Setup of job 5920:
Design updateNeuron, start of the top module:
module updateNeuron
(
	input						clk				,
	input						rst_n			,
	input						i_run			,
	input						i_init			,
	input						i_s_lern		,
	input						i_s_infr		,
	input signed 	[24:0]  	exc_current		,
	input signed 	[24:0]  	inh_current		,
	output 						o_s_init		,
	output						o_spike			,
	output						o_valid			,
	output			[4:0]		o_neuron_idx	,
	output			[49:0]		d_c				,
	output			[4:0]		addr_c			,
	output						ce_c			,
	output						we_c			,
	input			[49:0]		q_c				,
	output			[54:0]		d_m				,
	output			[4:0]		addr_m			,
	output						ce_m			,
	output						we_m			,
	input			[54:0]		q_m
);
wire 					s_idle					;
wire 					s_init					;
wire 					s_read					;
wire 					s_calc					;
wire 					s_wrte					;
wire 					s_done					;
reg 			[3:0] 	fsm						;
reg 			[2:0] 	c_state					;
reg 			[2:0] 	n_state					;
reg 			[4:0] 	neuron_idx				;
reg signed 		[24:0] 	exc_cur_buf				;
reg signed 		[24:0] 	inh_cur_buf				;
wire signed 	[24:0] 	c_ge					;
wire signed 	[24:0] 	c_gi					;
wire signed 	[24:0] 	c_vm					;
wire signed 	[24:0] 	c_vt					;
wire 					c_ref_check				;
wire 			[3:0] 	c_ref_count				;
wire signed 	[24:0] 	e_rest = 25'd5242880	;		 
wire signed 	[24:0] 	e_exc = 25'd6881280		;		 
  ...
Size in the first run: ~5700 cells after synthesis, roughly 580 flip-flops.
export LEC_CHECK = 0
export CAP_MARGIN = 5
export CORE_ASPECT_RATIO = 1.08
export CORE_MARGIN = 3
export CORE_UTILIZATION = 72
export CTS_CLUSTER_SIZE = 38
export GPL_ROUTABILITY_DRIVEN = 1
export GPL_TIMING_DRIVEN = 1
export SLEW_MARGIN = 20
create_clock -name core_clock -period 5.57 [get_ports {clk}]
run.sh (not shown) runs the stock make flow with config.mk's settings and CLKGATE_MAP_FILE=.
Layout checks on job 5920: not met. Flow itself completed; violations: negative setup slack.
Modified inputs, job 9737 compared to job 5920
- a deleted GPL_ROUTABILITY_DRIVEN that had been 1
- a deleted CTS_CLUSTER_SIZE that had been 38
- a deleted CORE_ASPECT_RATIO that had been 1.08
- a change of CAP_MARGIN from 5 to 0
- a change of CORE_UTILIZATION from 72 to 40
- an added ABC_AREA of 1
- a change of CORE_MARGIN from 3 to 5
- a change of the clock period (ns, I/O delays scaled along) from 5.57 to 4.63
Number of nets at the end of the flow ended up 2219 higher on job 9737 than on job 5920. Job 9737 improves on job 5920 in post-layout minimum cycle time. Cell area, job 9737 and job 5920, lower one = job 5920. Number of synthesized register bits delta (job 5920 -> job 9737): insignificant. Met1 layer wirelength in the final routing (lower): job 5920. Job 5920 has a higher worst hold slack than job 9737. What the final checks of job 9737 revealed, after a flow that finished every stage, was a layout that fails on negative setup slack. [compare] base=job 5920 new=job 9737: met1 demand-to-capacity share in global routing went down, area of the placeable core went up, post-route fraction of the period consumed by the critical path went up, post-synthesis cell count went up.
Input changes introduced in job 4410 (baseline for comparison: job 9737):
- swapping 40 for 68 in CORE_UTILIZATION
- clearing ABC_AREA, which used to be 1
- clearing GPL_TIMING_DRIVEN, which used to be 1
- putting SETUP_SLACK_MARGIN at -0.21 where nothing was set
- swapping 5 for 2 in CORE_MARGIN
- swapping 0 for 40 in CAP_MARGIN
- swapping 4.63 for 6.72 in the clock period (ns, I/O delays scaled along)
sequential cells as the heaviest power group was reported by job 4410, and combinational logic by job 9737. Job 4410 vs. job 9737: portion of netlist area occupied by mux cells shows an increase of 1.1 points, final design area excluding fillers shrank by about 17%, switching component of the power lost 60%. Job 4410: first-iteration DRC count is 214 lower than what job 9737 reported. Job 4410 ended up with reg2reg as its class of the most critical hold timing path; job 9737 ended up with in2async. Looking at the reports, job 4410 completed the entire flow and the layout it produced met the timing, DRC and antenna checks.

* * *

## fjord
Starting RTL as in the previous note.
// updateNeuron
module updateNeuron
(
	input						clk				,
	input						rst_n			,
	input						i_run			,
	input						i_init			,
	input						i_s_lern		,
	input						i_s_infr		,
	input signed 	[24:0]  	exc_current		,
	input signed 	[24:0]  	inh_current		,
	output 						o_s_init		,
	output						o_spike			,
	output						o_valid			,
	output			[4:0]		o_neuron_idx	,
	output			[49:0]		d_c				,
	output			[4:0]		addr_c			,
	output						ce_c			,
	output						we_c			,
	input			[49:0]		q_c				,
	output			[54:0]		d_m				,
	output			[4:0]		addr_m			,
	output						ce_m			,
	output						we_m			,
	input			[54:0]		q_m
);
clock: 6.63 ns
lec_check: 0
cap_margin: 25
cell_pad_in_sites_detail_placement: 1
core_margin: 2
core_utilization: 18
cts_cluster_size: 70
gpl_timing_driven: 0
hold_slack_margin: -0.1
min_routing_layer: met2
setup_slack_margin: 0.72
slew_margin: 15
fjord had finished all stages when the layout checks came back failing, citing negative setup slack.
--- input diff fjord..lagoon ---
Settings: changing CAP_MARGIN from 25 to 20; removing GPL_TIMING_DRIVEN (formerly 0); removing HOLD_SLACK_MARGIN (formerly -0.1); removing CTS_CLUSTER_SIZE (formerly 70); setting PLACE_DENSITY_LB_ADDON to 0.0 for the first time; changing SLEW_MARGIN from 15 to 20; removing MIN_ROUTING_LAYER (formerly met2); removing SETUP_SLACK_MARGIN (formerly 0.72); removing CELL_PAD_IN_SITES_DETAIL_PLACEMENT (formerly 1); changing CORE_UTILIZATION from 18 to 72; changing the clock period (ns, I/O delays scaled along) from 6.63 to 3.86.
[summary]
- FAIL lagoon @ global routing (5_1_grt): tool exited with error
- Against fjord, lagoon reports a floorplan utilization that is higher.
- Reported for lagoon and fjord, synthesized area turned out identical to the last digit.
- Delta (lagoon minus fjord): synthesized cell count neither gained nor lost much; number of cells in the design after placement lost 27%; number of port buffers picked up an extra 1; horizontal extent of the die lost 50%.
- Comparing lagoon against fjord, there is no change at all in number of nets in the synthesized netlist.
- The placed standard-cell area number comes out higher for lagoon vs fjord.
- On lagoon: area of the die is about 75% lower than what fjord gave.
- lagoon and fjord ended up with roughly the same synthesized chip area reported by yosys.
#### Input delta (amber over lagoon)
Settings: setting CTS_CLUSTER_DIAMETER to 344 for the first time; setting CTS_CLUSTER_SIZE to 42 for the first time; setting SETUP_SLACK_MARGIN to 0.3 for the first time; setting HOLD_SLACK_MARGIN to 0.29 for the first time; changing the clock period (ns, I/O delays scaled along) from 3.86 to 3.66.
- Status: amber FAILED at global routing (5_1_grt) (tool error)
- [compare] base=lagoon new=amber: die size held steady, Yosys chip area held steady, deepest level of the CTS H-tree now sits lower, final weighted congestion in routability-driven placement saw an increase.
- Post-CTS resize count: amber and lagoon compared, higher one is amber
- Count of hold buffers inserted by post-cts repair (amber over lagoon): increase, 1

* * *

updateNeuron again, from the RTL that the note above started with.
Settings: LEC_CHECK=0, ABC_AREA=1, CAP_MARGIN=20, CORE_MARGIN=2, CORE_UTILIZATION=72, CTS_CLUSTER_DIAMETER=372, PLACE_DENSITY=0.37, SLEW_MARGIN=20, TNS_END_PERCENT=10; clock period 4.29 ns.
The starting point did not get past 5_1_grt.
Edit:
- ABC_AREA: 1 -> default
- CTS_CLUSTER_DIAMETER: 372 -> default
- CTS_CLUSTER_SIZE: default -> 42
- HOLD_SLACK_MARGIN: default -> 0.29
- PLACE_DENSITY: 0.37 -> default
- PLACE_DENSITY_LB_ADDON: default -> 0.0
- SETUP_SLACK_MARGIN: default -> -0.33
- TNS_END_PERCENT: 10 -> default
- clock period: 4.29 -> 3.57 ns (I/O delays scaled with it)
=> The changed run failed in 5_1_grt (GRT-0232); die size decreases by a little under a tenth; area after synthesis decreases by a little under a tenth; synthesized cell count decreases by a quarter to a third.

* * *

updateNeuron again, from the RTL that the note above started with.
Settings: LEC_CHECK=0, CAP_MARGIN=0, CORE_ASPECT_RATIO=0.56, CORE_MARGIN=5, CORE_UTILIZATION=15, CTS_CLUSTER_DIAMETER=283, GPL_ROUTABILITY_DRIVEN=1, GPL_TIMING_DRIVEN=1, PLACE_DENSITY_LB_ADDON=0.25, SETUP_SLACK_MARGIN=-0.01, SLEW_MARGIN=0, TNS_END_PERCENT=70; clock period 7.72 ns.
Rerun with:
- CAP_MARGIN: 0 -> 5
- CORE_ASPECT_RATIO: 0.56 -> default
- CORE_MARGIN: 5 -> 2
- CORE_UTILIZATION: 15 -> 72
- CTS_CLUSTER_DIAMETER: 283 -> default
- CTS_CLUSTER_SIZE: default -> 40
- GPL_ROUTABILITY_DRIVEN: 1 -> default
- GPL_TIMING_DRIVEN: 1 -> default
- PLACE_DENSITY_LB_ADDON: 0.25 -> default
- SETUP_SLACK_MARGIN: -0.01 -> default
- SLEW_MARGIN: 0 -> 20
- TNS_END_PERCENT: 70 -> default
- clock period: 7.72 -> 5.76 ns (I/O delays scaled with it)
Result: With this change the flow finished but failed the layout checks on setup timing. Design area fell by about 3.4%. Clock power went up by about 10%. Setup slack got worse by 1.1 ns. Via count went up by about 10%. Critical path depth went up by 4. Wire length goes down by 23%. Global-route usage goes up by 32 points. Worst hold slack gains 0.038 ns.
Rerun with:
- CAP_MARGIN: 5 -> 20
- CORE_UTILIZATION: 72 -> 61
- CTS_CLUSTER_SIZE: 40 -> default
- SETUP_SLACK_MARGIN: default -> 1.22
- clock period: 5.76 -> 4.8 ns (I/O delays scaled with it)
Outcome: The changed run finished but failed the layout checks on setup timing; cell area grows by 5.3%; die area increases by 18%; cell count rises by 4.7%.
Rerun with:
- CORE_UTILIZATION: 61 -> 63
- SETUP_SLACK_MARGIN: 1.22 -> default
- clock period: 4.8 -> 6.89 ns (I/O delays scaled with it)
This time the run finished with timing, DRC and antenna clean.
Clock skew shrinks by 0.014 ns.
Clock-buffer cell count shrinks by 20.
Core utilization shrinks by 4.9 points.
Power shrinks by well over a third.
Final cell count shrinks by a few percent.
Rerun with:
- CORE_UTILIZATION: 63 -> 40
- SETUP_SLACK_MARGIN: default -> -0.4
Effect:
- With this change the flow produced a layout that fails on setup timing
- die area came out higher by well over a third
- sequential share of layout area came out lower by 0.52 points
- total power came out higher by a few percent
- count of clock-buffer cells in the layout came out higher by 12
- routed wire length came out higher by a little under a tenth
- core utilization came out lower by 25 points
- final area came out higher by a few percent
- synthesized area is unchanged
- worst setup slack got worse by 0.29 ns
- global-route usage came out lower by 12 points

* * *

updateNeuron again, from the RTL that the note above started with.
Settings: LEC_CHECK=0, CAP_MARGIN=0, CORE_ASPECT_RATIO=1.52, CORE_MARGIN=5, CORE_UTILIZATION=15, CTS_CLUSTER_DIAMETER=283, GPL_ROUTABILITY_DRIVEN=1, GPL_TIMING_DRIVEN=1, PLACE_DENSITY_LB_ADDON=0.25, SETUP_SLACK_MARGIN=-0.01, SLEW_MARGIN=20; clock period 7.72 ns.
The first run completed without violations.
==> next run, changes <==
CAP_MARGIN = 20   (was 0)
CORE_ASPECT_RATIO = not set   (was 1.52)
CORE_MARGIN = 2   (was 5)
CORE_UTILIZATION = 66   (was 15)
CTS_CLUSTER_DIAMETER = not set   (was 283)
GPL_ROUTABILITY_DRIVEN = not set   (was 1)
GPL_TIMING_DRIVEN = not set   (was 1)
PLACE_DENSITY_LB_ADDON = not set   (was 0.25)
SETUP_SLACK_MARGIN = not set   (was -0.01)
clock period = 5.76 ns   (was 7.72 ns; I/O delays follow)
Result: The new run ran to the end with violations: negative setup slack. Sequential power came out higher by 34%. Wire length came out lower by 26%. Sequential cell count stays the same. Fmax came out higher by 16%. Final area came out lower by 1.7%. Cell count came out lower by 32%. First-iteration DRC count came out higher by 57%. Synthesized area is unchanged. Die area came out lower by 77%. Utilization came out higher by 61 points.

* * *

## v58
updateNeuron again, from the RTL that the note above started with.
## updateNeuron
module updateNeuron
(
	input						clk				,
	input						rst_n			,
	input						i_run			,
	input						i_init			,
	input						i_s_lern		,
	input						i_s_infr		,
	input signed 	[24:0]  	exc_current		,
	input signed 	[24:0]  	inh_current		,
	output 						o_s_init		,
	output						o_spike			,
	output						o_valid			,
	output			[4:0]		o_neuron_idx	,
	output			[49:0]		d_c				,
	output			[4:0]		addr_c			,
	output						ce_c			,
	output						we_c			,
	input			[49:0]		q_c				,
	output			[54:0]		d_m				,
	output			[4:0]		addr_m			,
	output						ce_m			,
	output						we_m			,
	input			[54:0]		q_m
);
Settings: LEC_CHECK=0, CAP_MARGIN=15, CORE_MARGIN=2, CORE_UTILIZATION=72, CTS_CLUSTER_DIAMETER=79, CTS_CLUSTER_SIZE=15, SETUP_SLACK_MARGIN=-0.38, SLEW_MARGIN=20; clock period 5.28 ns.
Final checks on v58, whose flow otherwise completed, came back failing, citing negative setup slack.
Here is what was changed in the inputs of v11 compared with v58.
Settings: a change of CORE_UTILIZATION from 72 to 40; a deleted CTS_CLUSTER_SIZE that had been 15; a deleted SETUP_SLACK_MARGIN that had been -0.38; a change of CAP_MARGIN from 15 to 20; a deleted CTS_CLUSTER_DIAMETER that had been 79; a change of the clock period (ns, I/O delays scaled along) from 5.28 to 6.89.
### Flow results
v58 and v11: one clean run, v11; the rest did not finish clean. Although it ran to completion, v58 produced a layout that fails the final checks because of negative setup slack. The final clock period utilization by the worst path of v11 falls short of that of v58 by 23 points. Compared with v58, in v11 reg2reg setup slack shows an increase of 1.26 ns; met1 wire length went up by 24%. When the final numbers for v58 and v11 were put side by side, the largest stage delay on the critical path turned out to be greater in v11. Diff v58 -> v11: final worst-path setup slack up 1.26 ns, sequential share of layout area grew by 0.36 points, area inside the core boundary saw an increase, count of final setup violators went down.
Edits applied to the flow inputs when going from v11 to v1:
Settings: changing CORE_UTILIZATION from 40 to 62; setting PLACE_DENSITY to 0.37 for the first time; changing the clock period (ns, I/O delays scaled along) from 6.89 to 7.01.
Notes after the runs:
v1 ends up with lower overall power consumption than v11 does. Global-route wire length before repair, v11 and v1: smaller value in v1. Flip-flop and latch share of the layout cell area: v1 > v11. Switching power total on v1 is ahead of v11. v1 vs v11 on setup slack: v1 is the higher one. For the number of instances on the worst hold path, v1 came in 2 lower than v11 did.
Input-level comparison between v47 and v1:
Settings: a change of CORE_UTILIZATION from 62 to 70; a change of CAP_MARGIN from 20 to 40; an added SETUP_SLACK_MARGIN of 0.11; an added HOLD_SLACK_MARGIN of 0.29; a deleted PLACE_DENSITY that had been 0.37; a change of the clock period (ns, I/O delays scaled along) from 7.01 to 6.72.
Results
From v1 to v47 the numbers moved as follows: shortest clock period the worst path allows after layout down 0.33 ns; number of cells in the design after placement down about 1.7%; overall power of the completed layout up 6.0%; worst setup slack up 0.039 ns.
The finished layout cell area on v1 is in line with that on v47.
Going from v1 to v47, post-synth tally of flip-flops with integrated enable flat; placed wire-length estimate after detailed placement lost about 2%; relative area change from synthesis to final layout rose by 0.25 points; hold slack rose 0.020 ns.
Number of global-route vias before repair was higher in v47 than in v1.
NOTE routed wire length v1->v47 decreased slightly
v47 vs v1, worst setup path startpoint: mult_2_in_2[14]$_DFF_PN0_ vs mult_1_in_1[8]$_DFF_PN0_

* * *

Starting RTL as in the previous note.
==> flow/config.mk <==
export PLATFORM = sky130hd
export DESIGN_NAME = updateNeuron
export DESIGN_NICKNAME = updateNeuron
export VERILOG_FILES = /design/flow/design.v
export SDC_FILE = /design/flow/constraint.sdc
export NUM_CORES = 4
export LEC_CHECK = 0
export CAP_MARGIN = 30
export CORE_ASPECT_RATIO = 0.56
export CORE_MARGIN = 4
export CORE_UTILIZATION = 57
export GPL_ROUTABILITY_DRIVEN = 1
export GPL_TIMING_DRIVEN = 1
export SLEW_MARGIN = 20
==> flow/constraint.sdc <==
create_clock -name core_clock -period 5.57 [get_ports {clk}]
set_input_delay 1.1140 -clock core_clock [delete_from_list [all_inputs] [get_ports {clk}]]
set_output_delay 1.1140 -clock core_clock [all_outputs]
set_load 0.01 [all_outputs]
The baseline finished but fails on negative setup slack.
Next try:
CAP_MARGIN = 20   (was 30)
CORE_ASPECT_RATIO = default   (was 0.56)
CORE_MARGIN = 2   (was 4)
CORE_UTILIZATION = 40   (was 57)
GPL_ROUTABILITY_DRIVEN = default   (was 1)
GPL_TIMING_DRIVEN = default   (was 1)
clock period = 8.99 ns   (was 5.57 ns; I/O delays follow)
Result: This time the run completed with no timing, DRC or antenna violations; worst setup slack improves by 2.5 ns; clock skew went up by 0.018 ns; first-iteration DRC count went down by well over a third; wire length went down by roughly a tenth; cell area went down by a few percent; critical path depth went down by 5; maximum frequency went down by roughly a tenth; sequential power went down by well over a third; utilization went down by 24 points; non-clock buffer count went down by 461.
No activity file was given, so power comes from the tool's default toggle rates.
